==> flow/design.v <==
`timescale 1ns/10ps
module  CONV(
  input                      clk,
  input                      reset,
  output logic               busy,	
  input                      ready,	
  output logic        [13:0] iaddr,
  input               [7:0]  idata,	
  output logic               ioe,
  output logic               wen_L0,
  output logic               oe_L0,
  output logic        [13:0] addr_L0,
  output logic        [11:0] w_data_L0,
  input               [11:0] r_data_L0,
  output logic               wen_L1,
  output logic               oe_L1,
  output logic        [11:0] addr_L1,
  output logic        [11:0] w_data_L1,
  input               [11:0] r_data_L1,
  output logic               oe_weight,
  output logic        [15:0] addr_weight,
  input  logic signed [7:0]  r_data_weight,
  output logic               wen_L2,
  output logic        [3:0]  addr_L2,
  output logic        [31:0] w_data_L2
  );
  assign oe_L0 = 1'b0;
  localparam INITIAL0 = 0;
  localparam READ0    = 1;
  localparam EXECUTE0 = 2;
  localparam WRITE0   = 3;
  localparam DONE0    = 4;
  localparam EXECUTE1 = 0;
  localparam IDLE10   = 1;
  localparam WRITE1   = 2;
  localparam IDLE11   = 3;
  localparam DONE1    = 4;
  localparam INITIAL2 = 0;
  localparam IDLE20   = 1;
  localparam IDLE21   = 2;
  localparam READ2    = 3;
  localparam IDLE22   = 4;
  localparam IDLE23   = 5;
  localparam IDLE24   = 6;
  localparam IDLE25   = 7;
  localparam WRITE2   = 8;
  reg  [2:0]  layer0_cs;
  reg  [2:0]  layer0_ns;
  reg  [2:0]  layer1_cs;
  reg  [2:0]  layer1_ns;
  reg  [3:0]  layer2_cs;
  reg  [3:0]  layer2_ns;
  reg  [7:0]  column0_cnt;
  reg  [7:0]  column1_cnt;
  reg  [7:0]  row0_cnt;
  reg  [12:0] AfterFilter [0:8];
  reg  [7:0]  weight; 
  reg  [11:0] flatten;
  wire read0_done;
  wire read2_done;
  wire execute0_done;
  wire execute1_done;
  wire write0_done;
  wire write1_done;
  wire sr1_en;
  wire sr2_en;
  wire idle;
  assign read0_done = (iaddr==14'd130);
  assign read2_done = (addr_L1==4095);
  assign execute0_done = (iaddr==14'd133);
  assign execute1_done = (addr_L0==14'd129);
  assign write0_done = (addr_L0==16383);
  assign write1_done = (addr_L1==4095);
  assign sr1_en = (layer0_cs>=READ0);
  assign sr2_en = (layer1_cs>=EXECUTE1);
  assign idle = (column1_cnt>=126 && column1_cnt<255);
  always @(posedge clk, posedge reset) begin
    if (reset) layer0_cs <= INITIAL0;
    else       layer0_cs <= layer0_ns;
  end
  always @(*) begin
    layer0_ns=3'bx;
    case (layer0_cs)
      INITIAL0:
        begin
          if (ready)          layer0_ns=READ0;
          else                layer0_ns=INITIAL0;   
        end 
      READ0: 
        begin 
          if (read0_done)     layer0_ns=EXECUTE0;
          else                layer0_ns=READ0;     
        end 
      EXECUTE0: 
        begin 
          if (execute0_done)  layer0_ns=WRITE0;
          else                layer0_ns=EXECUTE0;  
        end  
      WRITE0: 
        begin 
          if (write0_done)    layer0_ns=DONE0;
          else                layer0_ns=WRITE0;    
        end
      DONE0:
        begin
                              layer0_ns=DONE0;     
        end
    endcase
  end
  always @(*) begin
    ioe=1;
    case (layer0_cs)
      INITIAL0:
        begin
        end
      READ0:
        begin
        end
      EXECUTE0:
        begin
        end
      WRITE0:
        begin
        end
      DONE0:
        begin
        end
    endcase
  end
  always @(posedge clk, posedge reset) begin
    if (reset) begin
      wen_L0<=0;
    end else begin
      if (layer0_ns==WRITE0) begin
        wen_L0<=1;
      end else begin
        wen_L0<=0;
      end
    end
  end
  always @(posedge clk, posedge reset) begin
    if (reset) layer1_cs <= EXECUTE1;
    else       layer1_cs <= layer1_ns;
  end
  always @(*) begin
    layer1_ns=2'bx;
    case (layer1_cs)
      EXECUTE1:
        begin
          if (execute1_done)  layer1_ns=IDLE10;
          else                layer1_ns=EXECUTE1;  
        end
      IDLE10:
        begin
                              layer1_ns=WRITE1;
        end
      WRITE1:
        begin
          if (write1_done)    layer1_ns=DONE1;
          else                layer1_ns=IDLE11;
        end
      IDLE11:
        begin
          if (idle)           layer1_ns=IDLE11;    
          else                layer1_ns=WRITE1;
        end
      DONE1:
        begin
                              layer1_ns=DONE1;     
        end
    endcase
  end
  always @(posedge clk, posedge reset) begin
    if (reset) begin
      wen_L1<=0;
    end else begin
      if (layer1_ns==WRITE1) begin
        wen_L1<=1;
      end else begin
        wen_L1<=0;
      end
    end
  end
  always @(posedge clk, posedge reset) begin
    if (reset) layer2_cs <= INITIAL2;
    else       layer2_cs <= layer2_ns;
  end
  always @(*) begin
    layer2_ns=4'bx;
    case (layer2_cs)
      INITIAL2:
        begin
          if (layer1_cs==DONE1) layer2_ns=IDLE20;
          else                  layer2_ns=INITIAL2;  
        end
      IDLE20:
        begin
                                layer2_ns=IDLE21; 
        end      
      IDLE21:      
        begin      
                                layer2_ns=READ2;   
        end
      READ2:
        begin
          if (read2_done)       layer2_ns=IDLE22;
          else                  layer2_ns=READ2;     
        end
      IDLE22:
        begin
                                layer2_ns=IDLE23;
        end
      IDLE23:
        begin
                                layer2_ns=IDLE24;   
        end
      IDLE24:
        begin
                                layer2_ns=IDLE25;   
        end
      IDLE25:  
        begin
                                layer2_ns=WRITE2;   
        end
      WRITE2:     
        begin      
                                layer2_ns=READ2;   
        end
    endcase
  end
  always @(*) begin
    wen_L2=0;
    oe_weight=1;
    oe_L1=0;
    case (layer2_cs)
      INITIAL2:
        begin
        end
      IDLE20:
        begin
          oe_L1=1;
        end
      IDLE21:
        begin
          oe_L1=1;
        end
      READ2:
        begin
          oe_L1=1;
        end
      IDLE22:
        begin
          oe_L1=1;
        end
      IDLE23:
        begin
          oe_L1=1;
        end
      IDLE24:
        begin
          oe_L1=1;
        end
      IDLE25:  
        begin
          oe_L1=1;
        end
      WRITE2: 
        begin
          wen_L2=1;
          oe_L1=1;
        end
    endcase
  end
  always @(posedge clk, posedge reset) begin
    if (reset) begin
      iaddr <= 0;
    end else begin
      iaddr <= iaddr+1;
    end
  end
  always @(posedge clk, posedge reset) begin
    if (reset) begin
      column0_cnt <= 0;
    end else begin
      if (layer0_cs>=EXECUTE0) begin
        if (column0_cnt!=127 && ioe) begin
          column0_cnt <= column0_cnt+1;
        end else if (column0_cnt==127 && ioe) begin
          column0_cnt <= 0;
        end
      end
    end
  end
  always @(posedge clk, posedge reset) begin
    if (reset) begin
      row0_cnt <= 0;
    end else begin
      if (layer0_cs>=EXECUTE0) begin
        if (column0_cnt!=127 && ioe) begin
          row0_cnt <= row0_cnt;
        end else if (column0_cnt==127 && ioe) begin
          row0_cnt <= row0_cnt+1;
        end
      end
    end
  end
  always @(posedge clk, posedge reset) begin
    if (reset) begin
      column1_cnt <= 0;
    end else begin
      if (layer1_cs>=WRITE1) begin
        if (column1_cnt!=255) begin
          column1_cnt <= column1_cnt+1;
        end else if (column1_cnt==255) begin
          column1_cnt <= 0;
        end
      end
    end
  end
  wire [7:0] p0;
  wire [7:0] p1;
  wire [7:0] p2;
  wire [7:0] p3;
  wire [7:0] p4;
  wire [7:0] p5;
  wire [7:0] p6;
  wire [7:0] p7;
  wire [7:0] p8;
  wire [8:0] p0_shf;
  wire [8:0] p5_shf;
  wire [8:0] p7_shf;
  wire [8:0] p8_shf;
  assign p0_shf = p0<<1;
  assign p5_shf = p5<<1;
  assign p7_shf = p7<<1;
  assign p8_shf = p8<<1;
  sr_8x259 sr1 (
    .clk(clk),
    .en(sr1_en),
    .sr_in(idata),
    .sr_tap1(p0),
    .sr_tap2(p1),
    .sr_tap3(p2),
    .sr_tap4(p3),
    .sr_tap5(p4),
    .sr_tap6(p5),
    .sr_tap7(p6),
    .sr_tap8(p7),
    .sr_tap9(p8)
  );
  always @(*) begin
    AfterFilter[0] =  - (p0_shf)       ;
    AfterFilter[1] =     0             ;
    AfterFilter[2] =     p2            ;
    AfterFilter[3] =     0             ;
    AfterFilter[4] =     p4            ;
    AfterFilter[5] =     p5_shf        ;
    AfterFilter[6] =     p6            ;
    AfterFilter[7] =     p7_shf        ;
    AfterFilter[8] =  -((p8_shf)+p8)   ;
    if (row0_cnt==0) begin
      AfterFilter[0] = 0;
      AfterFilter[1] = 0;
      AfterFilter[2] = 0;
    end
    if (column0_cnt==0) begin
      AfterFilter[0] = 0;
      AfterFilter[3] = 0;
      AfterFilter[6] = 0;
    end 
    if (column0_cnt==127) begin
      AfterFilter[2] = 0;
      AfterFilter[5] = 0;
      AfterFilter[8] = 0;
    end 
    if (row0_cnt==127) begin
      AfterFilter[6] = 0;
      AfterFilter[7] = 0;
      AfterFilter[8] = 0;
    end 
  end
  wire [12:0] add0_0;
  wire [12:0] add1_0;
  wire [12:0] add2_0;
  wire [12:0] add3_0;
  reg  [12:0] add0;
  reg  [12:0] add1;
  reg  [12:0] add2;
  reg  [12:0] add3;
  assign add0_0 = AfterFilter[0]+AfterFilter[2];
  assign add1_0 = AfterFilter[4]+AfterFilter[5];
  assign add2_0 = AfterFilter[6]+AfterFilter[7];
  assign add3_0 = AfterFilter[8];
  always @(posedge clk, posedge reset) begin
    if (reset) begin
      add0 <= 0; 
      add1 <= 0;
      add2 <= 0;
      add3 <= 0;
    end else begin
      add0 <= add0_0; 
      add1 <= add1_0;
      add2 <= add2_0;
      add3 <= add3_0;
    end
  end
  wire [12:0] add4_1;
  wire [12:0] add5_1;
  reg  [12:0] add4;
  reg  [12:0] add5;
  assign add4_1 = add0+add1;
  assign add5_1 = add2+add3;
  always @(posedge clk, posedge reset) begin
    if (reset) begin
      add4 <= 0;
      add5 <= 0;
    end else begin
      add4 <= add4_1;
      add5 <= add5_1;
    end
  end
  wire [12:0] add6_2;
  assign add6_2 = add4+add5;
  always @(posedge clk, posedge reset) begin
    if (reset) begin
      w_data_L0 <= 0;
    end else begin
      if (add6_2[12]) begin
        w_data_L0 <= 0;
      end else begin
        w_data_L0 <= add6_2;
      end
    end
  end
  always @(posedge clk, posedge reset) begin
    if (reset) begin
      addr_L0 <= 0;
    end else begin
      if (wen_L0) begin
        addr_L0 <= addr_L0+1;
      end
    end
  end
  wire [11:0] reg0;
  wire [11:0] reg1;
  sr_12x130 sr2 (
    .clk(clk),
    .en(sr2_en),
    .sr_in(w_data_L0),
    .sr_tap1(reg0),
    .sr_tap2(reg1)
  );
  reg [11:0] max_temp;
  always @(posedge clk, posedge reset) begin
    if (reset) begin
      max_temp <= 0;
    end else begin
      if (reg0>=reg1) begin
        max_temp <= reg0;
      end else begin
        max_temp <= reg1;
      end
    end
  end
  always @(posedge clk, posedge reset) begin
    if (reset) begin
      w_data_L1 <= 0;
    end else begin
      if (max_temp>= reg0 && max_temp>= reg1) begin
        w_data_L1 <= max_temp;
      end else if (reg0>= max_temp && reg0>= reg1) begin
        w_data_L1 <= reg0;
      end else begin
        w_data_L1 <= reg1;
      end
    end
  end
  always @(posedge clk, posedge reset) begin
    if (reset) begin
      addr_L1 <= 0;
    end else begin
      if (wen_L1||layer1_cs==DONE1) begin
        addr_L1 <= addr_L1+1;
      end
    end
  end
  always @(posedge clk, posedge reset) begin
    if (reset) begin
      addr_weight <= 0;
    end else begin
      if (layer1_cs==DONE1) begin
        addr_weight <= addr_weight+1;
      end
    end
  end
  always @(posedge clk, posedge reset) begin
    if (reset) begin
      weight <= 0;
      flatten <= 0;
    end else begin
      weight <= r_data_weight;
      flatten <= r_data_L1;
    end
  end
  wire [20:0] fc0;
  reg [20:0] fc;
  mul FC (
    .in1(weight),
    .in2({1'b0,flatten}),
    .out(fc0)
  );
  always @(posedge clk, posedge reset) begin
    if (reset) begin
      fc <= 0;
    end else begin
      fc <= fc0;
    end
  end
  reg  [31:0] fc_acc;
  wire [31:0] fc_sum0;
  wire [31:0] signed_fc;
  wire [31:0] signed_fc_acc;
  assign signed_fc = $signed(fc);
  assign signed_fc_acc = $signed(fc_acc);
  CLA32 cla (
    .a(signed_fc),
    .b(signed_fc_acc),
    .cin(1'b0),
    .out(fc_sum0)
  );
  always @(posedge clk, posedge reset) begin
    if (reset) begin
      fc_acc <= 0;
    end else begin 
      if (layer2_cs==IDLE24) begin
        fc_acc <= 0;
      end else begin
        if ((layer2_cs==READ2||layer2_cs==IDLE21||layer2_cs==IDLE22||layer2_cs==IDLE23||layer2_cs==IDLE25||layer2_cs==WRITE2) && addr_L1!=2) begin
          fc_acc <= fc_sum0;
        end
      end
    end
  end
  reg [31:0] fc_sum;
  always @(posedge clk, posedge reset) begin
    if (reset) begin
      fc_sum <= 0;
    end else begin
      fc_sum <= fc_sum0;
    end
  end
  reg [31:0] w_data_L2_reg;
  wire [15:0] fc_sum_shf;
  assign fc_sum_shf = fc_sum>>16;
  always @(*) begin
    if (fc_sum[31]==1) begin
      w_data_L2_reg = $signed(fc_sum_shf);
    end else begin
      w_data_L2_reg = fc_sum;
    end
  end
  always @(posedge clk, posedge reset) begin
    if (reset) begin
      w_data_L2 <= 0;
    end else begin
      if (layer2_cs==INITIAL2) begin
        w_data_L2 <= 0;
      end else begin
        w_data_L2 <= w_data_L2_reg;
      end
    end       
  end
  always @(posedge clk, posedge reset) begin
    if (reset) begin
      addr_L2 <= 0;
    end else begin
      if (wen_L2) begin
        addr_L2 <= addr_L2+1;
      end
    end
  end
  always @(posedge clk, posedge reset) begin
    if (reset) begin
      busy <= 0;
    end else begin
      case (addr_weight)
        40963: busy <= 1;
        40964: busy <= 0;
      endcase
    end
  end
endmodule
module CLA32 (
  input [31:0] a,
  input [31:0] b,
  input        cin,
  output [32:0] out
);
  wire cout0;
  wire cout1;
  wire cout2;
  CLA8 cla0 (.a(a[7:0]),   .b(b[7:0]),   .cin(cin),   .sum(out[7:0]),   .cout(cout0)   );
  CLA8 cla1 (.a(a[15:8]),  .b(b[15:8]),  .cin(cout0), .sum(out[15:8]),  .cout(cout1)   );
  CLA8 cla2 (.a(a[23:16]), .b(b[23:16]), .cin(cout1), .sum(out[23:16]), .cout(cout2)   );
  CLA8 cla3 (.a(a[31:24]), .b(b[31:24]), .cin(cout2), .sum(out[31:24]), .cout(out[32]) );
endmodule
module CLA8 (
  input [7:0] a,
  input [7:0] b,
  input       cin,
  output [7:0] sum,
  output       cout
);
  wire [7:0] p;
  wire [7:0] g;
  wire [6:0] c;  
  CLG clg8 (
    .cin(cin),
    .p(p),
    .g(g),
    .cout({cout, c[6:0]})
  );
  CLA_FA cla_fa0 (.a(a[0]), .b(b[0]), .cin(cin), .sum(sum[0]), .g(g[0]), .p(p[0]));
  genvar i;
  generate
  for (i=1;i<8;i=i+1) begin:cla_fa
    CLA_FA cla_fa (.a(a[i]), .b(b[i]), .cin(c[i-1]), .sum(sum[i]), .g(g[i]), .p(p[i]));
  end
  endgenerate
endmodule
module CLG (
  input cin,
  input [7:0] p,
  input [7:0] g,
  output [7:0] cout
);
  assign cout[0] = (cin & p[0])                                                  | (g[0])                                                                                                                                                                                                                                                                     ;
  assign cout[1] = (cin & p[0] & p[1])                                           | (g[0] & p[1])                                           | (g[1])                                                                                                                                                                                                           ;
  assign cout[2] = (cin & p[0] & p[1] & p[2])                                    | (g[0] & p[1] & p[2])                                    | (g[1] & p[2])                                    | (g[2])                                                                                                                                                        ;
  assign cout[3] = (cin & p[0] & p[1] & p[2] & p[3])                             | (g[0] & p[1] & p[2] & p[3])                             | (g[1] & p[2] & p[3])                             | (g[2] & p[3])                             | (g[3] )                                                                                                           ;
  assign cout[4] = (cin & p[0] & p[1] & p[2] & p[3] & p[4])                      | (g[0] & p[1] & p[2] & p[3] & p[4])                      | (g[1] & p[2] & p[3] & p[4])                      | (g[2] & p[3] & p[4])                      | (g[3] & p[4])                      | (g[4])                                                                       ;
  assign cout[5] = (cin & p[0] & p[1] & p[2] & p[3] & p[4] & p[5])               | (g[0] & p[1] & p[2] & p[3] & p[4] & p[5])               | (g[1] & p[2] & p[3] & p[4] & p[5])               | (g[2] & p[3] & p[4] & p[5])               | (g[3] & p[4] & p[5])               | (g[4] & p[5])               | (g[5])                                         ;
  assign cout[6] = (cin & p[0] & p[1] & p[2] & p[3] & p[4] & p[5] & p[6])        | (g[0] & p[1] & p[2] & p[3] & p[4] & p[5] & p[6])        | (g[1] & p[2] & p[3] & p[4] & p[5] & p[6])        | (g[2] & p[3] & p[4] & p[5] & p[6])        | (g[3] & p[4] & p[5] & p[6])        | (g[4] & p[5] & p[6])        | (g[5] & p[6])         | (g[6])                 ;
  assign cout[7] = (cin & p[0] & p[1] & p[2] & p[3] & p[4] & p[5] & p[6] & p[7]) | (g[0] & p[1] & p[2] & p[3] & p[4] & p[5] & p[6] & p[7]) | (g[1] & p[2] & p[3] & p[4] & p[5] & p[6] & p[7]) | (g[2] & p[3] & p[4] & p[5] & p[6] & p[7]) | (g[3] & p[4] & p[5] & p[6] & p[7]) | (g[4] & p[5] & p[6] & p[7]) | (g[5] & p[6] & p[7])  | (g[6] & p[7]) | (g[7]) ;
endmodule
module CLA_FA (  
  input a,
  input b,
  input cin,
  output sum,
  output p,
  output g
);
  assign sum = a^b^cin;
  assign p   = a|b;
  assign g   = a&b;
endmodule
module mul (
  input  [7:0]  in1,  
  input  [12:0] in2,  
  output reg [20:0] out  
);
  reg  [20:0] add0;
  reg  [18:0] add1;
  reg  [16:0] add2;
  reg  [14:0] add3;
  reg  [12:0] add4;
  reg  [10:0] add5;
  reg  [8:0]  add6;
  wire [8:0]  in1_shf;
  wire [9:0]  in1_x;   
  wire [9:0]  in1_x2;
  assign in1_shf = in1<<1;
  assign in1_x   = {{2{in1[7]}}, in1};
  assign in1_x2  = in1_x<<1;
  always @(*) begin
    add0=0;
    case ({in2[1:0],1'b0})
      3'b000, 3'b111 : add0 =  0; 
      3'b001, 3'b010 : add0 = $signed( in1     ); 
      3'b101, 3'b110 : add0 = $signed(-in1_x   ); 
      3'b011         : add0 = $signed( in1_shf ); 
      3'b100         : add0 = $signed(-in1_x2  ); 
    endcase
  end
  always @(*) begin
    add1=0;
    case (in2[3:1])
      3'b000, 3'b111 : add1 =  0; 
      3'b001, 3'b010 : add1 = $signed( in1     ); 
      3'b101, 3'b110 : add1 = $signed(-in1_x   ); 
      3'b011         : add1 = $signed( in1_shf ); 
      3'b100         : add1 = $signed(-in1_x2  ); 
    endcase
  end
  always @(*) begin
    add2=0;
    case (in2[5:3])
      3'b000, 3'b111 : add2 =  0; 
      3'b001, 3'b010 : add2 = $signed( in1     ); 
      3'b101, 3'b110 : add2 = $signed(-in1_x   ); 
      3'b011         : add2 = $signed( in1_shf ); 
      3'b100         : add2 = $signed(-in1_x2  ); 
    endcase
  end
  always @(*) begin
    add3=0;
    case (in2[7:5])
      3'b000, 3'b111 : add3 =  0; 
      3'b001, 3'b010 : add3 = $signed( in1     ); 
      3'b101, 3'b110 : add3 = $signed(-in1_x   ); 
      3'b011         : add3 = $signed( in1_shf ); 
      3'b100         : add3 = $signed(-in1_x2  ); 
    endcase
  end
  always @(*) begin
    add4=0;
    case (in2[9:7])
      3'b000, 3'b111 : add4 =  0; 
      3'b001, 3'b010 : add4 = $signed( in1     ); 
      3'b101, 3'b110 : add4 = $signed(-in1_x   ); 
      3'b011         : add4 = $signed( in1_shf ); 
      3'b100         : add4 = $signed(-in1_x2  ); 
    endcase
  end
  always @(*) begin
    add5=0;
    case (in2[11:9])
      3'b000, 3'b111 : add5 =  0; 
      3'b001, 3'b010 : add5 = $signed( in1     ); 
      3'b101, 3'b110 : add5 = $signed(-in1_x   ); 
      3'b011         : add5 = $signed( in1_shf ); 
      3'b100         : add5 = $signed(-in1_x2  ); 
    endcase
  end
  always @(*) begin
    add6=0;
    case ({in2[12],in2[12:11]})
      3'b000, 3'b111 : add6 =  0; 
      3'b001, 3'b010 : add6 = $signed( in1     ); 
      3'b101, 3'b110 : add6 = $signed(-in1_x   ); 
      3'b011         : add6 = $signed( in1_shf ); 
      3'b100         : add6 = $signed(-in1_x2  ); 
    endcase
  end
  wire [20:0] sum0;
  wire [20:0] carry0;
  wire [20:0] carry0_shf;
  assign carry0_shf = carry0<<1;
  adder21 adder21_0 (
    .a(add0),
    .b({add1,2'b0}),
    .cin({add2,4'b0}),
    .sum(sum0),
    .cout(carry0)
  );
  wire [20:0] sum1;
  wire [20:0] carry1;
  wire [20:0] carry1_shf;
  assign carry1_shf = carry1<<1;
  adder21 adder21_1 (
    .a({add3,6'b0}),
    .b({add4,8'b0}),
    .cin({add5,10'b0}),
    .sum(sum1),
    .cout(carry1)
  );
  wire [20:0] sum2;
  wire [20:0] carry2;
  wire [20:0] carry2_shf;
  assign carry2_shf = carry2<<1;
  adder21 adder21_2 (
    .a(sum0),
    .b(carry0_shf),
    .cin(sum1),
    .sum(sum2),
    .cout(carry2)
  );
  wire [20:0] sum3;
  wire [20:0] carry3;
  wire [20:0] carry3_shf;
  assign carry3_shf = carry3<<1;
  adder21 adder21_3 (
    .a(carry1_shf),
    .b(carry2_shf),
    .cin(sum2),
    .sum(sum3),
    .cout(carry3)
  );
  wire [20:0] sum4;
  wire [20:0] carry4;
  wire [20:0] carry4_shf;
  assign carry4_shf = carry4<<1;
  adder21 adder21_4 (
    .a(carry3_shf),
    .b(sum3),
    .cin({add6,12'b0}),
    .sum(sum4),
    .cout(carry4)
  );
  reg [11:0] out_temp0;  
  reg [10:0] out_temp1;
  reg [10:0] out_temp2;
  always @(*) begin
    out_temp0 = sum4[10:0]+carry4_shf[10:0]; 
  end
  always @(*) begin
    out_temp1 = sum4[20:11]+carry4_shf[20:11]+1;  
    out_temp2 = sum4[20:11]+carry4_shf[20:11];    
  end
  always @(*) begin
    if (out_temp0[11]) begin  
      out = {out_temp1, out_temp0[10:0]};
    end else begin            
      out = {out_temp2, out_temp0[10:0]};
    end
  end
endmodule
module adder21 (
  input [20:0] a,
  input [20:0] b,
  input [20:0] cin,
  output [20:0] sum,
  output [20:0] cout
);
  genvar i;
  generate
    for (i=0;i<21;i=i+1) begin:FA
      FA fa (.a(a[i]), .b(b[i]), .cin(cin[i]), .sum(sum[i]), .cout(cout[i]));
    end
  endgenerate
endmodule
module FA (
  input a, 
  input b,
  input cin,
  output sum, 
  output cout 
);
  wire c1, c2, s1;
  HA ha1(.a(a), .b(b), .cout(c1), .sum(s1));
  HA ha2(.a(s1), .b(cin), .cout(c2), .sum(sum));
  or (cout, c1, c2);
endmodule
module HA (
  input a, 
  input b,
  output sum, 
  output cout 
);
  xor (sum, a, b);
  and (cout, a, b);
endmodule
module sr_8x259 (
  input clk,
  input en,
  input  [7:0] sr_in,
  output [7:0] sr_tap1,
  output [7:0] sr_tap2,
  output [7:0] sr_tap3,
  output [7:0] sr_tap4,
  output [7:0] sr_tap5,
  output [7:0] sr_tap6,
  output [7:0] sr_tap7, 
  output [7:0] sr_tap8, 
  output [7:0] sr_tap9 
);
  reg [7:0] sr [0:258];
  integer i;
  always @(posedge clk) begin
    if (en) begin
      sr[258] <= sr_in;
      for (i=0;i<258;i=i+1) begin
        sr[i] <= sr[i+1];
      end
    end
  end
  assign sr_tap1 = sr[0];
  assign sr_tap2 = sr[1];
  assign sr_tap3 = sr[2];
  assign sr_tap4 = sr[128];
  assign sr_tap5 = sr[129];
  assign sr_tap6 = sr[130];
  assign sr_tap7 = sr[256];
  assign sr_tap8 = sr[257];
  assign sr_tap9 = sr[258];
endmodule
module sr_12x130 (
  input clk,
  input en,
  input  [11:0] sr_in,
  output [11:0] sr_tap1,
  output [11:0] sr_tap2
);
  reg [11:0] sr [0:129];
  integer i;
  always @(posedge clk) begin
    if (en) begin
      sr[129] <= sr_in;
      for (i=0;i<129;i=i+1) begin
        sr[i] <= sr[i+1];
      end
    end
  end
  assign sr_tap1 = sr[1];
  assign sr_tap2 = sr[129];
endmodule
==> flow/config.mk <==
export PLATFORM = sky130hd
export DESIGN_NAME = CONV
export DESIGN_NICKNAME = CONV
export VERILOG_FILES = /design/flow/design.v
export SDC_FILE = /design/flow/constraint.sdc
export NUM_CORES = 4
export LEC_CHECK = 0
export CAP_MARGIN = 20
export CELL_PAD_IN_SITES_DETAIL_PLACEMENT = 2
export CELL_PAD_IN_SITES_GLOBAL_PLACEMENT = 2
export CORE_MARGIN = 7
export CORE_UTILIZATION = 69
export GPL_TIMING_DRIVEN = 1
export MIN_ROUTING_LAYER = met2
export PLACE_DENSITY = 0.87
export SLEW_MARGIN = 0
==> flow/constraint.sdc <==
create_clock -name core_clock -period 8.0 [get_ports {clk}]
set_input_delay 1.6000 -clock core_clock [delete_from_list [all_inputs] [get_ports {clk}]]
set_output_delay 1.6000 -clock core_clock [all_outputs]
set_load 0.01 [all_outputs]
==> flow/run.sh <==
#!/bin/bash
# the make line also repeats each setting of config.mk as NAME=value (left out here)
make -C /OpenROAD-flow-scripts/flow DESIGN_CONFIG=/design/flow/config.mk WORK_HOME=/design/flow/orfs CLKGATE_MAP_FILE= finish
==> impl_metrics.tcl, run 1 <==
# flow metrics
set metrics [dict create \
    xor_share_pct 1.36 \
    io_pins 167 \
    die_h_um 449 \
    gp_congestion 0.823 \
    outcome "did not finish" \
    largest_area_cell "edfxtp_1" \
    async_flop_share_pct 8.72 \
    core_area_um2 188000 \
    aoi_share_pct 2.17 \
    netlist_logic_family_top "adder cells" \
    tool.error "Error: detail_place.tcl, 38 bad optional access" \
    floorplan.core_util_pct 69.6 \
    io_buffer_count 151 \
    syn_inst 5856 \
    ys_ff 3966 \
    ys_seq_share_pct 89.7 \
    ys_sh_mux_pct 0.449 \
    yosysUniqueCellTypes 79 \
    synthAdderAreaFrac_pct 3.18 \
    synth_area_um2 131000 \
    yosys_area_um2 131000 \
    ys_sh_simple_pct 2.15 \
    most_common_cell "edfxtp_1" \
    ff_type "edfxtp_1" \
    yosysTopAreaCellShare_pct 83.1 \
    syn_avg_cell_area_um2 22.3 \
    yosys-top-cells-area "edfxtp_1 83%, dfrtp_1 6.6%, ha_1 2.2%" \
    dieWidth_um 449 \
    ys_cells 5856 \
    lastStage "3_5_place_dp" \
    synth.cells.most_frequent "3620 x edfxtp_1, 344 x dfrtp_1, 244 x inv_1" \
    rows 159 \
    chip_area_um2 202000 \
    edf_count 3620 \
    ys.warnings.count 8 \
]
metrics by stage:
stage / TNS [ns] / total power (uW)
after global placement: 0 / 25400
after floorplan: -3979.50 / 24800
==> run 2, diff against run 1 <==
- CELL_PAD_IN_SITES_GLOBAL_PLACEMENT: 2 -> unset
- GPL_TIMING_DRIVEN: 1 -> 0
- MIN_ROUTING_LAYER: met2 -> unset
- SLEW_MARGIN: 0 -> 20
==> impl_metrics.tcl, run 2 <==
# flow metrics
set metrics [dict create \
    aoi_share_pct 2.17 \
    ys.warnings.count 8 \
    outcome "did not finish" \
    gp_congestion 0.818 \
    ys_ff 3966 \
    synthAdderAreaFrac_pct 3.18 \
    dieWidth_um 449 \
    ys_seq_share_pct 89.7 \
    ys_sh_simple_pct 2.15 \
    ys_sh_mux_pct 0.449 \
    syn_avg_cell_area_um2 22.3 \
    lastStage "3_5_place_dp" \
    yosysUniqueCellTypes 79 \
    synth_area_um2 131000 \
    io_buffer_count 151 \
    yosys-top-cells-area "edfxtp_1 83%, dfrtp_1 6.6%, ha_1 2.2%" \
    chip_area_um2 202000 \
    ys_cells 5856 \
    rows 159 \
    synth.cells.most_frequent "3620 x edfxtp_1, 344 x dfrtp_1, 244 x inv_1" \
    netlist_logic_family_top "adder cells" \
    ff_type "edfxtp_1" \
    floorplan.core_util_pct 69.6 \
    largest_area_cell "edfxtp_1" \
    yosys_area_um2 131000 \
    tool.error "Error: detail_place.tcl, 38 bad optional access" \
    xor_share_pct 1.36 \
    core_area_um2 188000 \
    most_common_cell "edfxtp_1" \
    die_h_um 449 \
    yosysTopAreaCellShare_pct 83.1 \
    syn_inst 5856 \
    edf_count 3620 \
    async_flop_share_pct 8.72 \
    io_pins 167 \
]
[run 2: stage by stage]
stage	cells	hold slack (ns)	cell area (um^2)	power [uW]
after global placement	8503	0.362	135000	25400
after floorplan	5857	0.350	131000	24800
==> run 3, diff against run 2 <==
- CELL_PAD_IN_SITES_GLOBAL_PLACEMENT: unset -> 1
- CORE_MARGIN: 7 -> 2
- GPL_TIMING_DRIVEN: 0 -> 1
- HOLD_SLACK_MARGIN: unset -> -0.01
- MIN_ROUTING_LAYER: unset -> met2
- SLEW_MARGIN: 20 -> 0
- clock period: 8.0 -> 10.7 ns (I/O delays scaled with it)
==> impl_metrics.tcl, run 3 <==
# flow metrics
set metrics [dict create \
    outcome "did not finish" \
    lastStage "3_5_place_dp" \
    tool.error "Error: detail_place.tcl, 38 bad optional access" \
    core_area_um2 188000 \
    gp_congestion 0.826 \
    async_flop_share_pct 8.72 \
    yosys-top-cells-area "edfxtp_1 83%, dfrtp_1 6.6%, ha_1 2.2%" \
    edf_count 3620 \
    synth_area_um2 131000 \
    synthAdderAreaFrac_pct 3.18 \
    ys_seq_share_pct 89.7 \
    ys_sh_simple_pct 2.15 \
    synth.cells.most_frequent "3620 x edfxtp_1, 344 x dfrtp_1, 244 x inv_1" \
    io_pins 167 \
    ys_ff 3966 \
    largest_area_cell "edfxtp_1" \
    aoi_share_pct 2.17 \
    syn_avg_cell_area_um2 22.3 \
    dieWidth_um 439 \
    syn_inst 5856 \
    ys.warnings.count 8 \
    rows 159 \
    ff_type "edfxtp_1" \
    ys_sh_mux_pct 0.449 \
    xor_share_pct 1.36 \
    floorplan.core_util_pct 69.6 \
    netlist_logic_family_top "adder cells" \
    io_buffer_count 151 \
    yosysTopAreaCellShare_pct 83.1 \
    ys_cells 5856 \
    chip_area_um2 193000 \
    die_h_um 439 \
    most_common_cell "edfxtp_1" \
    yosysUniqueCellTypes 79 \
    yosys_area_um2 131000 \
]
## run 3: through the flow
step,std cells,total power (uW),area [um^2]
2_1_floorplan,5857,18600,131000
3_3_place_gp,8465,19000,136000
==> run 4, diff against run 3 <==
- CELL_PAD_IN_SITES_DETAIL_PLACEMENT: 2 -> unset
- CELL_PAD_IN_SITES_GLOBAL_PLACEMENT: 1 -> unset
- CORE_UTILIZATION: 69 -> 64
- GPL_TIMING_DRIVEN: 1 -> unset
- HOLD_SLACK_MARGIN: -0.01 -> unset
- MAX_ROUTING_LAYER: unset -> met4
- MIN_ROUTING_LAYER: met2 -> unset
- PLACE_DENSITY: 0.87 -> 0.6
- SETUP_SLACK_MARGIN: unset -> -0.53
- SLEW_MARGIN: 0 -> 20
- clock period: 10.7 -> 6.47 ns (I/O delays scaled with it)
==> impl_metrics.tcl, run 4 <==
# flow metrics
set metrics [dict create \
    worstSetupEndpoint "fc[19]$_DFF_PP0_" \
    warnings 154 \
    critPathBufInv 5 \
    wl_per_cell_um 20.9 \
    min_from "sr1.sr[242][2]$_DFFE_PP_" \
    ff_type "edfxtp_1" \
    stdcell_area_um2 149000 \
    r2r-end "fc[19]$_DFF_PP0_" \
    slew_headroom_pct 24.1 \
    dieWidth_um 456 \
    drc 0 \
    pg_seq_uw 28200 \
    numCtsBuffers 382 \
    final_antenna_net_count 0 \
    maxSlewViolCount 0 \
    power_density_nw_per_um2 354 \
    ys_ff 3966 \
    crit_path_top_delay_cell "fa_1" \
    max_slew.worst_pin.slew_ns 1.14 \
    xor_share_pct 1.36 \
    gp_congestion 0.832 \
    clockBufferDepth 4 \
    seq_power_share_pct 53.7 \
    rrSetupSlack_ns 0.28 \
    core_area_um2 203000 \
    crit_family "adder cells" \
    rows 165 \
    yosysUniqueCellTypes 79 \
    worstSetupPathType "flip-flop to flip-flop" \
    ys.warnings.count 8 \
    p_int_uw 41800 \
    ys_seq_share_pct 89.7 \
    vias 50900 \
    pg_comb_uw 2910 \
    cp_cell_sequence "buf_4, nor3_1, nand2_1, or3_1, buf_4, xnor2_1, o221ai_1, nand2_1, fa_1, fa_1, fa_1, inv_1, ha_1, ha_1, inv_1, o21bai_1, a21o_1, mux2i_1, buf_4, o21ai_1, o311ai_0, nand2b_1, a21oi_1, xnor2_1" \
    cts.hold.buffers_added 0 \
    largest_area_cell "edfxtp_1" \
    period_needed_ns 6.19 \
    p_switching_uw 10800 \
    maxPowerGroup "registers" \
    nNetsFinal 6765 \
    critical_path_depth 24 \
    maxCapViolations 0 \
    cp_data_arrival_time_ns 6.97 \
    cp_max_fo 7 \
    synthAdderAreaFrac_pct 3.18 \
    ys_sh_mux_pct 0.449 \
    cts_setup_buffers 0 \
    p_comb_share_pct 5.5 \
    holdPathEnd "sr1.sr[241][2]$_DFFE_PP_" \
    syn_avg_cell_area_um2 22.3 \
    dpl.hpwl_um 98300 \
    startpoint "weight[1]$_DFF_PP0_" \
    die_h_um 456 \
    async_flop_share_pct 8.72 \
    grt_start_max_net_pins 232 \
    startpoint_type "flip-flop" \
    synth_area_um2 131000 \
    power_uw 52600 \
    ys_cells 5856 \
    syn_inst 5856 \
    setup_viol 0 \
    ir_drop_uv 314 \
    first_iter_violations 4825 \
    p_sw_share_pct 20.6 \
    cts.reportedPaths.clkPinSlew_ns 0.06 \
    gr-usage-met1_pct 29.4 \
    drt-pass1-iter-count 5 \
    most_common_cell "edfxtp_1" \
    yosysTopAreaCellShare_pct 83.1 \
    period_used_pct 95.7 \
    aoi_share_pct 2.17 \
    grt_overflow_total 0 \
    wl_um 196000 \
    clockRootBuffer "clkbuf_16" \
    required_ns 7.25 \
    io_pins 167 \
    reg2reg_from "weight[1]$_DFF_PP0_" \
    antenna_found_initial 5 \
    yosys_area_um2 131000 \
    outcome "no timing/DRC/antenna violations" \
    floorplan.core_util_pct 64.5 \
    track_usage_pct 19.3 \
    area_growth_pct 13.7 \
    min_path_cells 0 \
    cts_tree "built" \
    yosys-top-cells-area "edfxtp_1 83%, dfrtp_1 6.6%, ha_1 2.2%" \
    vias_per_cell 5.42 \
    hp-class "flip-flop to flip-flop" \
    skew_ns 0.0969 \
    fmax_mhz 161 \
    pg_clk_uw 21500 \
    ctsResizeCount 0 \
    ys_sh_simple_pct 2.15 \
    io_buffer_count 151 \
    placed_area_um2 137000 \
    netlist_logic_family_top "adder cells" \
    rr_worst_depth 24 \
    busiest_layer "met1" \
    n_fill_cell 11400 \
    clockPowerShare_pct 40.8 \
    chip_area_um2 208000 \
    clkLatencyLatePin_ns 0.97 \
    leakagePower_uw 0.0535 \
    grtUsageMet3_pct 2.99 \
    synth.cells.most_frequent "3620 x edfxtp_1, 344 x dfrtp_1, 244 x inv_1" \
    grt_pass1_wl_um 300000 \
    htree_levels 5 \
    cp-end-kind "flip-flop" \
    grt_pass1_vias 51200 \
    edf_count 3620 \
    cts_num_sinks 3966 \
    grt_util_met2_pct 27.7 \
    crit_path_max_incr_delay_ns 0.53 \
    finalHoldViolCount 0 \
]
run 4: metrics by stage:
stage | setup TNS (ns) | cells | hold WS [ns] | util (%) | setup WS [ns]
2_1_floorplan | -7914.37 | 5857 | 0.350 | - | -2.92
6_report | 0 | 9396 | 0.344 | 73.3 | 0.275
3_3_place_gp | 0 | 8714 | 0.401 | 67.3 | 0.263
3_5_place_dp | 0 | 8715 | 0.405 | 67.3 | 0.289
5_1_grt | -0.696 | 9395 | 0.352 | 73.3 | -0.355
4_1_cts | 0 | 9392 | 0.347 | 73.3 | 0.248
run 4: layout make-up:
type | instances | area [um^2] | share of cell area, %
Clock buffer | 465 | 10100 | 6.82
Antenna cell | 2 | 5.00 | 0.00337
Inverter | 244 | 920 | 0.619
Clock inverter | 212 | 1950 | 1.31
Multi-Input combinational cell | 1568 | 12300 | 8.26
Timing Repair Buffer | 267 | 2670 | 1.79
Tap cell | 2672 | 3340 | 2.25
Sequential cell | 3966 | 117000 | 78.9
run 4: layer usage:
layer	wire length, um	part of all wire [%]
met5	0	0
met4	5420	2.8
met3	7410	3.8
met2	88900	45
met1	94300	48
==> run 5, diff against run 4 <==
- ABC_AREA: unset -> 1
- CELL_PAD_IN_SITES_DETAIL_PLACEMENT: unset -> 1
- CORE_UTILIZATION: 64 -> 44
- GPL_ROUTABILITY_DRIVEN: unset -> 0
- MAX_ROUTING_LAYER: met4 -> unset
- PLACE_DENSITY: 0.6 -> unset
- SETUP_SLACK_MARGIN: -0.53 -> unset
- clock period: 6.47 -> 8.0 ns (I/O delays scaled with it)
==> impl_metrics.tcl, run 5 <==
# flow metrics
set metrics [dict create \
    p_sw_share_pct 20.5 \
    syn_inst 6020 \
    stdcell_area_um2 149000 \
    setup_viol 0 \
    placed_area_um2 137000 \
    tns_ns 0 \
    largest_area_cell "edfxtp_1" \
    floorplan.core_util_pct 44.3 \
    final_antenna_net_count 0 \
    htree_levels 5 \
    whs_ns 0.382 \
    worstSetupPathType "flip-flop to flip-flop" \
    area_growth_pct 14.6 \
    startpoint_type "flip-flop" \
    first_iter_violations 4302 \
    startpoint "weight[2]$_DFF_PP0_" \
    critPathBufInv 6 \
    min_from "sr1.sr[129][0]$_DFFE_PP_" \
    edf_count 3620 \
    min_path_cells 0 \
    yosys_area_um2 130000 \
    synth_area_um2 130000 \
    clkLatencyLatePin_ns 0.88 \
    dpl.hpwl_um 109000 \
    io_pins 167 \
    cp_max_fo 12 \
    clockBufferDepth 4 \
    hp-class "flip-flop to flip-flop" \
    ir_drop_uv 224 \
    fin_cells 10800 \
    xor_share_pct 1.04 \
    ys_sh_mux_pct 0.00865 \
    required_ns 8.73 \
    period_used_pct 84.4 \
    pg_comb_uw 1940 \
    crit_family "AND-OR/OR-AND gates" \
    rrSetupSlack_ns 1.24 \
    chip_area_um2 300000 \
    netlist_logic_family_top "adder cells" \
    core_area_um2 294000 \
    rsz0062_at_grt "false" \
    ff_type "edfxtp_1" \
    rows 199 \
    io_buffer_count 151 \
    crit_path_top_delay_cell "a221oi_1" \
    ys_cells 6020 \
    max_slew.worst_pin.slew_ns 1.14 \
    outcome "no timing/DRC/antenna violations" \
    synth.cells.most_frequent "3620 x edfxtp_1, 473 x inv_1, 344 x dfrtp_1" \
    die_h_um 548 \
    yosysUniqueCellTypes 58 \
    pg_clk_uw 17400 \
    antenna_found_initial 11 \
    async_flop_share_pct 8.72 \
    period_needed_ns 6.76 \
    wl_um 198000 \
    ys_seq_share_pct 90.2 \
    dieWidth_um 548 \
    grt_pass1_wl_um 318000 \
    drt-pass1-iter-count 5 \
    post-place-cells 10100 \
    p_comb_share_pct 4.6 \
    ys_ff 3966 \
    track_usage_pct 13.4 \
    maxPowerGroup "registers" \
    cp_data_arrival_time_ns 7.48 \
    reg2reg_from "weight[2]$_DFF_PP0_" \
    seq_power_share_pct 54.2 \
    aoi_share_pct 1.57 \
    maxCapViolations 0 \
    numCtsBuffers 382 \
    power_density_nw_per_um2 283 \
    n_fill_cell 26100 \
    cts_setup_buffers 0 \
    most_common_cell "edfxtp_1" \
    clockPowerShare_pct 41.2 \
    vias_per_cell 4.79 \
    r2r-end "fc[19]$_DFF_PP0_" \
    ys_sh_simple_pct 2.50 \
    pg_seq_uw 22900 \
    cts_num_sinks 3966 \
    vias 51700 \
    wl_per_cell_um 18.3 \
    grt_overflow_total 0 \
    yosys-top-cells-area "edfxtp_1 84%, dfrtp_1 6.6%, ha_1 2.2%" \
    ctsResizeCount 0 \
    holdPathEnd "add1[0]$_DFF_PP0_" \
    cts_tree "built" \
    rr_worst_depth 31 \
    synthAdderAreaFrac_pct 3.20 \
    finalHoldViolCount 0 \
    skew_ns 0.0526 \
    crit_path_max_incr_delay_ns 0.57 \
    worstSetupEndpoint "fc[19]$_DFF_PP0_" \
    maxSlewViolCount 0 \
    cp_common_cell "inv_1" \
    slew_headroom_pct 23.3 \
    grt_start_max_net_pins 211 \
    cts.reportedPaths.clkPinSlew_ns 0.06 \
    yosysTopAreaCellShare_pct 83.5 \
    leakagePower_uw 0.0539 \
    p_switching_uw 8630 \
    syn_avg_cell_area_um2 21.6 \
    fmax_mhz 148 \
    drc 0 \
    warnings 138 \
    cp-end-kind "flip-flop" \
    ys.warnings.count 8 \
    cts.hold.buffers_added 0 \
    clockRootBuffer "clkbuf_16" \
    critical_path_depth 31 \
    nNetsFinal 6902 \
    p_int_uw 33500 \
    grt_pass1_vias 54500 \
]
[run 5: stage by stage]
stage	setup slack (ns)	util, %	total power (uW)
floorplan	-8.24	-	24600
global placement	1.34	46.6	25200
detailed placement	1.23	46.6	25300
CTS	1.20	50.7	42900
global route	0.686	50.7	43800
finish	1.24	50.7	42200
[run 5: area by class of cell]
| class | count | area, um^2 | area share (%) |
|---|---|---|---|
| sequential | 3966 | 117000 | 78.7 |
| timing repair buffer | 195 | 2070 | 1.38 |
| clock inverter | 211 | 2060 | 1.38 |
| tap | 3919 | 4900 | 3.29 |
| clock buffer | 478 | 10100 | 6.76 |
| multi-input combinational | 1542 | 10900 | 7.30 |
| inverter | 479 | 1810 | 1.21 |
| antenna | 4 | 10.0 | 0.00671 |
[run 5: metal layers]
layer  up-vias  share of wire [%]  wire, um  track usage [%]
li1      23700                  -         -                -
met1     26700                 47     92700             19.7
met2       938                 46     91500             20.3
met3       462                3.8      7540             2.23
met4         4                3.1      6180             4.63
met5         -              0.012        24                0
==> run 6, diff against run 5 <==
- ABC_AREA: 1 -> unset
- CELL_PAD_IN_SITES_DETAIL_PLACEMENT: 1 -> 2
- CELL_PAD_IN_SITES_GLOBAL_PLACEMENT: unset -> 1
- CORE_UTILIZATION: 44 -> 69
- GPL_ROUTABILITY_DRIVEN: 0 -> unset
- GPL_TIMING_DRIVEN: unset -> 1
- MIN_ROUTING_LAYER: unset -> met2
- PLACE_DENSITY: unset -> 0.87
- SLEW_MARGIN: 20 -> 0
==> impl_metrics.tcl, run 6 <==
# flow metrics
set metrics [dict create \
    largest_area_cell "edfxtp_1" \
    yosys_area_um2 131000 \
    aoi_share_pct 2.17 \
    syn_inst 5856 \
    edf_count 3620 \
    yosysTopAreaCellShare_pct 83.1 \
    io_buffer_count 151 \
    ys_seq_share_pct 89.7 \
    synthAdderAreaFrac_pct 3.18 \
    most_common_cell "edfxtp_1" \
    yosys-top-cells-area "edfxtp_1 83%, dfrtp_1 6.6%, ha_1 2.2%" \
    ys.warnings.count 8 \
    ff_type "edfxtp_1" \
    ys_sh_simple_pct 2.15 \
    floorplan.core_util_pct 69.6 \
    synth.cells.most_frequent "3620 x edfxtp_1, 344 x dfrtp_1, 244 x inv_1" \
    chip_area_um2 193000 \
    dieWidth_um 439 \
    tool.error "Error: detail_place.tcl, 38 bad optional access" \
    syn_avg_cell_area_um2 22.3 \
    yosysUniqueCellTypes 79 \
    io_pins 167 \
    synth_area_um2 131000 \
    lastStage "3_5_place_dp" \
    outcome "did not finish" \
    async_flop_share_pct 8.72 \
    netlist_logic_family_top "adder cells" \
    xor_share_pct 1.36 \
    die_h_um 439 \
    ys_ff 3966 \
    ys_cells 5856 \
    core_area_um2 188000 \
    rows 159 \
    gp_congestion 0.839 \
    ys_sh_mux_pct 0.449 \
]
[run 6: per-stage QoR]
step	std cells	area, um^2	hold WS (ns)
after floorplan	5857	131000	0.350
after global placement	8492	136000	0.376
==> run 7, diff against run 6 <==
- CELL_PAD_IN_SITES_DETAIL_PLACEMENT: 2 -> unset
- CELL_PAD_IN_SITES_GLOBAL_PLACEMENT: 1 -> unset
- CORE_UTILIZATION: 69 -> 65
- GPL_TIMING_DRIVEN: 1 -> unset
- MAX_ROUTING_LAYER: unset -> met4
- MIN_ROUTING_LAYER: met2 -> unset
- PLACE_DENSITY: 0.87 -> 0.6
- SETUP_SLACK_MARGIN: unset -> 1.66
- SLEW_MARGIN: 0 -> 20
- clock period: 8.0 -> 8.47 ns (I/O delays scaled with it)
==> impl_metrics.tcl, run 7 <==
# flow metrics
set metrics [dict create \
    cts_num_sinks 3966 \
    async_flop_share_pct 8.72 \
    n_fill_cell 11000 \
    min_from "sr2.sr[123][2]$_DFFE_PP_" \
    rrSetupSlack_ns 2.06 \
    cts.reportedPaths.clkPinSlew_ns 0.06 \
    drt-pass1-iter-count 5 \
    synthAdderAreaFrac_pct 3.18 \
    final_core_util_pct 74.0 \
    yosys-top-cells-area "edfxtp_1 83%, dfrtp_1 6.6%, ha_1 2.2%" \
    critPathBufInv 5 \
    dpl.hpwl_um 95800 \
    yosys_area_um2 131000 \
    required_ns 9.25 \
    vias 51100 \
    placed_area_um2 136000 \
    clockRootBuffer "clkbuf_16" \
    maxPowerGroup "registers" \
    setup_viol 0 \
    cp_max_fo 12 \
    antenna_found_initial 5 \
    period_needed_ns 6.41 \
    clockPowerShare_pct 40.5 \
    startpoint_type "flip-flop" \
    cp-end-kind "flip-flop" \
    dieWidth_um 453 \
    final_antenna_net_count 0 \
    startpoint "weight[0]$_DFF_PP0_" \
    fmax_mhz 156 \
    stdcell_area_um2 148000 \
    holdPathEnd "sr2.sr[122][2]$_DFFE_PP_" \
    syn_inst 5856 \
    ys_cells 5856 \
    netlist_logic_family_top "adder cells" \
    core_area_um2 200000 \
    ys.warnings.count 8 \
    slew_headroom_pct 25.9 \
    pg_comb_uw 2100 \
    clkLatencyLatePin_ns 0.96 \
    warnings 146 \
    io_pins 167 \
    track_usage_pct 19.9 \
    crit_path_max_incr_delay_ns 0.60 \
    grt_pass1_vias 50700 \
    r2r-end "fc[20]$_DFF_PP0_" \
    hp-class "flip-flop to flip-flop" \
    outcome "no timing/DRC/antenna violations" \
    period_used_pct 75.7 \
    maxCapViolations 0 \
    io_buffer_count 151 \
    yosysTopAreaCellShare_pct 83.1 \
    yosysUniqueCellTypes 79 \
    min_path_cells 0 \
    cts_tree "built" \
    aoi_share_pct 2.17 \
    synth.cells.most_frequent "3620 x edfxtp_1, 344 x dfrtp_1, 244 x inv_1" \
    grt_start_max_net_pins 211 \
    grt_pass1_wl_um 301000 \
    finalHoldViolCount 0 \
    rsz0062_at_grt "true" \
    most_common_cell "edfxtp_1" \
    worstSetupPathType "flip-flop to flip-flop" \
    max_slew.worst_pin.slew_ns 1.11 \
    power_uw 39800 \
    p_switching_uw 8260 \
    ys_sh_simple_pct 2.15 \
    grt_overflow_total 0 \
    chip_area_um2 205000 \
    nNetsFinal 6702 \
    ys_sh_mux_pct 0.449 \
    area_growth_pct 13.1 \
    ff_type "edfxtp_1" \
    htree_levels 5 \
    edf_count 3620 \
    syn_avg_cell_area_um2 22.3 \
    leakagePower_uw 0.0530 \
    cp_common_cell "fa_1" \
    maxSlewViolCount 0 \
    pg_clk_uw 16100 \
    cp_data_arrival_time_ns 7.19 \
    floorplan.core_util_pct 65.4 \
    largest_area_cell "edfxtp_1" \
    p_sw_share_pct 20.7 \
    ys_seq_share_pct 89.7 \
    wl_um 197000 \
    rows 164 \
    rr_worst_depth 26 \
    vias_per_cell 5.48 \
    reg2reg_from "weight[0]$_DFF_PP0_" \
    fin_ws_ns 2.06 \
    p_int_uw 31600 \
    wl_per_cell_um 21.2 \
    clockBufferDepth 4 \
    synth_area_um2 131000 \
    ys_ff 3966 \
    power_density_nw_per_um2 269 \
    drc 0 \
    die_h_um 453 \
    first_iter_violations 4917 \
    gp_congestion 0.837 \
    crit_path_top_delay_cell "fa_1" \
    pg_seq_uw 21600 \
    p_comb_share_pct 5.3 \
    seq_power_share_pct 54.2 \
    crit_family "adder cells" \
    xor_share_pct 1.36 \
    pre_cts_ws_ns 1.24 \
    numCtsBuffers 378 \
    skew_ns 0.0999 \
    ir_drop_uv 304 \
    critical_path_depth 26 \
    worstSetupEndpoint "fc[20]$_DFF_PP0_" \
]
## run 7: timing repair
item                                    CTS  global route
hold buffers                              0             0
endpoints found under the setup margin    4             4
pin swaps                                 0             2
gates cloned                              0             0
gates resized                             6            17
setup buffers                             0             3
## run 7: layout make-up
cell class	instances	area [um^2]	share of cell area [%]
sequential	3966	117000	79.3
antenna	3	7.51	0.00508
clock inverter	191	1690	1.14
timing repair buffer	208	2150	1.45
multi-input combinational	1568	12300	8.35
inverter	244	923	0.624
clock buffer	478	10100	6.84
tap	2656	3320	2.25
## run 7: layer usage
| layer | share of wire [%] | global-route usage (%) | up-vias | wire length, um |
|---|---|---|---|---|
| li1 | - | - | 23400 | - |
| met1 | 48 | 30.2 | 26200 | 93800 |
| met2 | 46 | 28.4 | 1058 | 90100 |
| met3 | 4.3 | 3.46 | 383 | 8390 |
| met4 | 2.5 | 5.84 | 0 | 4930 |
| met5 | 0 | - | - | 0 |
## run 7: per-stage QoR
step | setup TNS [ns] | hold slack, ns | instances
finish | 0 | 0.349 | 9314
global route | 0 | 0.358 | 9312
CTS | 0 | 0.341 | 9308
detailed placement | 0 | 0.365 | 8639
global placement | 0 | 0.363 | 8637
floorplan | -1907.40 | 0.350 | 5857
==> run 8, diff against run 7 <==
- CORE_UTILIZATION: 65 -> 50
- MAX_ROUTING_LAYER: met4 -> unset
- PLACE_DENSITY: 0.6 -> unset
- SETUP_SLACK_MARGIN: 1.66 -> unset
- clock period: 8.47 -> 4.43 ns (I/O delays scaled with it)
==> impl_metrics.tcl, run 8 <==
# flow metrics
set metrics [dict create \
    ir_drop_uv 443 \
    maxSlewViolCount 0 \
    cp-end-kind "flip-flop" \
    maxPowerGroup "registers" \
    leakagePower_uw 0.0551 \
    cts.reportedPaths.clkPinSlew_ns 0.06 \
    ys_sh_simple_pct 2.15 \
    clockBufferDepth 4 \
    finalHoldViolCount 0 \
    htree_levels 5 \
    fin_ws_ns -1.26 \
    slew_headroom_pct 29.9 \
    ff_type "edfxtp_1" \
    io_pins 167 \
    clkLatencyLatePin_ns 0.89 \
    cp_data_arrival_time_ns 6.46 \
    dpl.hpwl_um 106000 \
    floorplan.core_util_pct 50.3 \
    crit_path_max_incr_delay_ns 0.56 \
    most_common_cell "edfxtp_1" \
    p_int_uw 63800 \
    final_core_util_pct 58.8 \
    outcome "finished with violations" \
    yosysTopAreaCellShare_pct 83.1 \
    rows 187 \
    yosysUniqueCellTypes 79 \
    p_comb_share_pct 7.6 \
    min_path_cells 0 \
    reg2reg_from "weight[1]$_DFF_PP0_" \
    pg_clk_uw 33200 \
    nNetsFinal 6983 \
    yosys_area_um2 131000 \
    pg_comb_uw 6150 \
    cp_cell_sequence "inv_2, ha_4, nand2_4, or3_4, nor2_4, or2_4, mux2i_1, a22o_2, fa_1, inv_2, fa_1, fa_1, inv_2, fa_2, ha_4, nand2_2, a211oi_2, a311o_1, a41o_1, o41ai_2, o21bai_1, a21oi_2, xor2_1" \
    xor_share_pct 1.36 \
    tns_ns -9.08 \
    grt_pass1_wl_um 299000 \
    numCtsBuffers 390 \
    r2r-end "fc[20]$_DFF_PP0_" \
    ys_cells 5856 \
    grt_overflow_total 0 \
    clockPowerShare_pct 41.2 \
    period_needed_ns 5.69 \
    worstSetupEndpoint "fc[20]$_DFF_PP0_" \
    pre_cts_ws_ns -1.59 \
    clockRootBuffer "clkbuf_16" \
    grt_start_max_net_pins 194 \
    syn_inst 5856 \
    cts.hold.buffers_added 0 \
    yosys-top-cells-area "edfxtp_1 83%, dfrtp_1 6.6%, ha_1 2.2%" \
    gp_congestion 0.796 \
    dieWidth_um 515 \
    maxCapViolations 0 \
    edf_count 3620 \
    ys.warnings.count 8 \
    synthAdderAreaFrac_pct 3.18 \
    period_used_pct 128 \
    ys_sh_mux_pct 0.449 \
    final_antenna_net_count 0 \
    holdPathEnd "sr1.sr[21][5]$_DFFE_PP_" \
    crit_family "adder cells" \
    aoi_share_pct 2.17 \
    warnings 136 \
    setup_viol 10 \
    seq_power_share_pct 51.2 \
    rsz0062_at_grt "true" \
    power_density_nw_per_um2 527 \
    io_buffer_count 151 \
    ys_ff 3966 \
    cp_max_fo 5 \
    pg_seq_uw 41300 \
    vias 52000 \
    required_ns 5.21 \
    startpoint_type "flip-flop" \
    hp-class "flip-flop to flip-flop" \
    crit_path_top_delay_cell "fa_1" \
    antenna_found_initial 11 \
    synth.cells.most_frequent "3620 x edfxtp_1, 344 x dfrtp_1, 244 x inv_1" \
    drc 0 \
    startpoint "weight[1]$_DFF_PP0_" \
    area_growth_pct 17.0 \
    first_iter_violations 4823 \
    so_faults "setup timing" \
    async_flop_share_pct 8.72 \
    core_area_um2 260000 \
    largest_area_cell "edfxtp_1" \
    skew_ns 0.0651 \
    synth_area_um2 131000 \
    cts_tree "built" \
    ys_seq_share_pct 89.7 \
    syn_avg_cell_area_um2 22.3 \
    wl_um 194000 \
    critical_path_depth 23 \
    worstSetupPathType "flip-flop to flip-flop" \
    vias_per_cell 4.97 \
    drt-pass1-iter-count 5 \
    grt_pass1_vias 51600 \
    track_usage_pct 14.3 \
    wl_per_cell_um 18.5 \
    die_h_um 515 \
    cts_num_sinks 3966 \
    max_slew.worst_pin.slew_ns 1.05 \
    rr_worst_depth 23 \
    p_sw_share_pct 20.9 \
    fmax_mhz 176 \
    p_switching_uw 16800 \
    netlist_logic_family_top "adder cells" \
    chip_area_um2 266000 \
    rrSetupSlack_ns -1.26 \
    min_from "sr1.sr[22][5]$_DFFE_PP_" \
    critPathBufInv 3 \
]
## run 8: cell type report
cell class,instances,area (um^2)
diodes,4,10.0
clock buffers,497,10600
clock inverters,217,2450
fillers,18400,107000
inverters,244,922
multi-input cells,1568,12800
flip-flops and latches,3966,117000
well taps,3496,4370
repair buffers,477,4390
## run 8: what timing repair did
| action | in CTS | in global routing |
|---|---|---|
| setup endpoints to repair | 13 | 13 |
| resized | 79 | 93 |
| setup buffers | 21 | 20 |
| pin swaps | 41 | 57 |
## run 8: through the flow
| stage | hold WS (ns) | std cells | power, uW | instance area (um^2) |
|---|---|---|---|---|
| 2_1_floorplan | 0.350 | 5857 | 44900 | 131000 |
| 3_3_place_gp | 0.401 | 9716 | 46800 | 139000 |
| 3_5_place_dp | 0.405 | 9716 | 46900 | 139000 |
| 4_1_cts | 0.356 | 10500 | 80900 | 152000 |
| 5_1_grt | 0.367 | 10500 | 83900 | 153000 |
| 6_report | 0.371 | 10500 | 80600 | 153000 |
## run 8: metal layers
layer | share of wire [%] | GRT usage (%) | up-vias
li1 | - | - | 24000
met1 | 51 | 23.1 | 26800
met2 | 42 | 19.7 | 854
met3 | 3.9 | 2.55 | 402
met4 | 3.0 | 4.88 | 2
met5 | 0.0067 | 0 | -
==> run 9, diff against run 8 <==
- CORE_ASPECT_RATIO: unset -> 0.5
- CORE_UTILIZATION: 50 -> 72
- CTS_CLUSTER_DIAMETER: unset -> 376
- CTS_CLUSTER_SIZE: unset -> 54
- PLACE_DENSITY_LB_ADDON: unset -> 0.0
- SETUP_SLACK_MARGIN: unset -> 1.18
- clock period: 4.43 -> 4.02 ns (I/O delays scaled with it)
==> impl_metrics.tcl, run 9 <==
# flow metrics
set metrics [dict create \
    outcome "did not finish" \
    lastStage "4_1_cts" \
    tool.error "[ERROR DPL-0033] detailed placement checks failed during check placement." \
    xor_share_pct 1.36 \
    synth.cells.most_frequent "3620 x edfxtp_1, 344 x dfrtp_1, 244 x inv_1" \
    async_flop_share_pct 8.72 \
    syn_avg_cell_area_um2 22.3 \
    ys_ff 3966 \
    netlist_logic_family_top "adder cells" \
    syn_inst 5856 \
    ys_sh_mux_pct 0.449 \
    io_pins 167 \
    edf_count 3620 \
    synthAdderAreaFrac_pct 3.18 \
    yosysUniqueCellTypes 79 \
    yosysTopAreaCellShare_pct 83.1 \
    ys_cells 5856 \
    rows 110 \
    ys.warnings.count 8 \
    synth_area_um2 131000 \
    placed_area_um2 138000 \
    aoi_share_pct 2.17 \
    most_common_cell "edfxtp_1" \
    io_buffer_count 151 \
    die_h_um 305 \
    yosys-top-cells-area "edfxtp_1 83%, dfrtp_1 6.6%, ha_1 2.2%" \
    yosys_area_um2 131000 \
    largest_area_cell "edfxtp_1" \
    chip_area_um2 185000 \
    core_area_um2 180000 \
    gp_congestion 0.845 \
    ys_seq_share_pct 89.7 \
    floorplan.core_util_pct 72.6 \
    ff_type "edfxtp_1" \
    ys_sh_simple_pct 2.15 \
    dpl.hpwl_um 138000 \
    dieWidth_um 607 \
]
[run 9: stage by stage]
step                      util (%)  cells  worst slack [ns]  hold slack [ns]
after floorplan                  -   5857             -5.37            0.350
after global placement        76.3   8611             -2.13            0.400
after detailed placement      76.3   8611             -2.19            0.405
==> run 10, diff against run 9 <==
- CORE_ASPECT_RATIO: 0.5 -> unset
- CORE_MARGIN: 2 -> 7
- CORE_UTILIZATION: 72 -> 40
- CTS_CLUSTER_DIAMETER: 376 -> unset
- CTS_CLUSTER_SIZE: 54 -> unset
- PLACE_DENSITY: unset -> 0.87
- PLACE_DENSITY_LB_ADDON: 0.0 -> unset
- SETUP_SLACK_MARGIN: 1.18 -> unset
- clock period: 4.02 -> 8.0 ns (I/O delays scaled with it)
==> impl_metrics.tcl, run 10 <==
# flow metrics
set metrics [dict create \
    maxSlewViolCount 0 \
    synth.cells.most_frequent "3620 x edfxtp_1, 344 x dfrtp_1, 244 x inv_1" \
    dpl.hpwl_um 120000 \
    wl_per_cell_um 22.5 \
    startpoint_type "flip-flop" \
    crit_path_max_incr_delay_ns 0.94 \
    yosys_area_um2 131000 \
    critical_path_depth 21 \
    clockRootBuffer "clkbuf_16" \
    ys_sh_mux_pct 0.449 \
    rr_worst_depth 21 \
    worstSetupEndpoint "fc[20]$_DFF_PP0_" \
    grt_overflow_total 0 \
    first_iter_violations 5754 \
    maxPowerGroup "registers" \
    yosys-top-cells-area "edfxtp_1 83%, dfrtp_1 6.6%, ha_1 2.2%" \
    ys_seq_share_pct 89.7 \
    pg_clk_uw 16800 \
    min_from "sr2.sr[77][8]$_DFFE_PP_" \
    ff_type "edfxtp_1" \
    seq_power_share_pct 54.5 \
    antenna_found_initial 16 \
    p_int_uw 32800 \
    fmax_mhz 138 \
    rows 209 \
    syn_avg_cell_area_um2 22.3 \
    nNetsFinal 6679 \
    wl_um 247000 \
    synth_area_um2 131000 \
    syn_inst 5856 \
    dieWidth_um 586 \
    cp_common_cell "fa_1" \
    yosysTopAreaCellShare_pct 83.1 \
    reg2reg_from "weight[4]$_DFF_PP0_" \
    ys_sh_simple_pct 2.15 \
    xor_share_pct 1.36 \
    slew_headroom_pct 20.4 \
    pg_seq_uw 22900 \
    rsz0062_at_grt "false" \
    die_h_um 586 \
    core_area_um2 325000 \
    warnings 146 \
    io_pins 167 \
    startpoint "weight[4]$_DFF_PP0_" \
    cp_data_arrival_time_ns 8.01 \
    track_usage_pct 13.9 \
    yosysUniqueCellTypes 79 \
    chip_area_um2 343000 \
    ys_cells 5856 \
    io_buffer_count 151 \
    rrSetupSlack_ns 0.76 \
    cts.reportedPaths.clkPinSlew_ns 0.07 \
    power_density_nw_per_um2 282 \
    drc 0 \
    power_uw 42100 \
    required_ns 8.77 \
    most_common_cell "edfxtp_1" \
    skew_ns 0.0740 \
    synthAdderAreaFrac_pct 3.18 \
    vias_per_cell 4.98 \
    cp_max_fo 15 \
    critPathBufInv 3 \
    worstSetupPathType "flip-flop to flip-flop" \
    grt_pass1_vias 56100 \
    largest_area_cell "edfxtp_1" \
    period_needed_ns 7.24 \
    cts_setup_buffers 0 \
    aoi_share_pct 2.17 \
    crit_family "adder cells" \
    async_flop_share_pct 8.72 \
    area_growth_pct 14.2 \
    placed_area_um2 138000 \
    p_comb_share_pct 5.6 \
    ctsResizeCount 0 \
    cts.hold.buffers_added 0 \
    final_antenna_net_count 0 \
    ys.warnings.count 8 \
    vias 54600 \
    r2r-end "fc[20]$_DFF_PP0_" \
    ys_ff 3966 \
    cts_tree "built" \
    htree_levels 5 \
    period_used_pct 90.5 \
    clockPowerShare_pct 39.9 \
    outcome "no timing/DRC/antenna violations" \
    stdcell_area_um2 149000 \
    min_path_cells 0 \
    setup_viol 0 \
    hp-class "flip-flop to flip-flop" \
    p_switching_uw 9330 \
    cp-end-kind "flip-flop" \
    holdPathEnd "sr2.sr[76][8]$_DFFE_PP_" \
    p_sw_share_pct 22.2 \
    finalHoldViolCount 0 \
    numCtsBuffers 349 \
    pg_comb_uw 2360 \
    leakagePower_uw 0.0527 \
    grt_start_max_net_pins 223 \
    clockBufferDepth 4 \
    floorplan.core_util_pct 40.3 \
    maxCapViolations 0 \
    ir_drop_uv 245 \
    cts_num_sinks 3966 \
    clkLatencyLatePin_ns 0.91 \
    cp_cell_sequence "nor3_1, nand2_1, or3_1, nand2b_1, mux2i_1, a22o_1, inv_1, fa_1, fa_1, fa_1, inv_1, fa_1, ha_1, and2_1, o21ai_0, inv_1, a41o_1, o41ai_2, o21bai_1, a21oi_1, xor2_1" \
    crit_path_top_delay_cell "fa_1" \
    edf_count 3620 \
    grt_pass1_wl_um 365000 \
    netlist_logic_family_top "adder cells" \
    gp_congestion 0.787 \
    drt-pass1-iter-count 6 \
    max_slew.worst_pin.slew_ns 1.19 \
]
==> run 10: through the flow <==
stage               utilization [%]  setup TNS (ns)  setup WS [ns]  cells  hold WS, ns
finish                         46.0               0          0.756  11000        0.354
global route                   46.0               0          0.210  11000        0.363
CTS                            46.0               0          0.775  11000        0.356
detailed placement             42.5               0          0.774  10300        0.405
global placement               42.5               0          0.834  10300        0.401
floorplan                         -        -3979.50          -3.19   5857        0.350
==> run 10: layer usage <==
layer	part of all wire [%]	global-route usage, %
met5	0.0065	0
met4	3.4	4.48
met3	5.8	2.22
met2	51	24.9
met1	40	17.5
==> run 10: area by class of cell <==
cell class	count	area [um^2]
Antenna cell	5	12.5
Clock buffer	437	9270
Clock inverter	197	1840
Fill cell	25400	175000
Inverter	244	923
Multi-Input combinational cell	1568	12300
Sequential cell	3966	117000
Tap cell	4325	5410
Timing Repair Buffer	214	2210
No activity file was given, so power comes from the tool's default toggle rates.
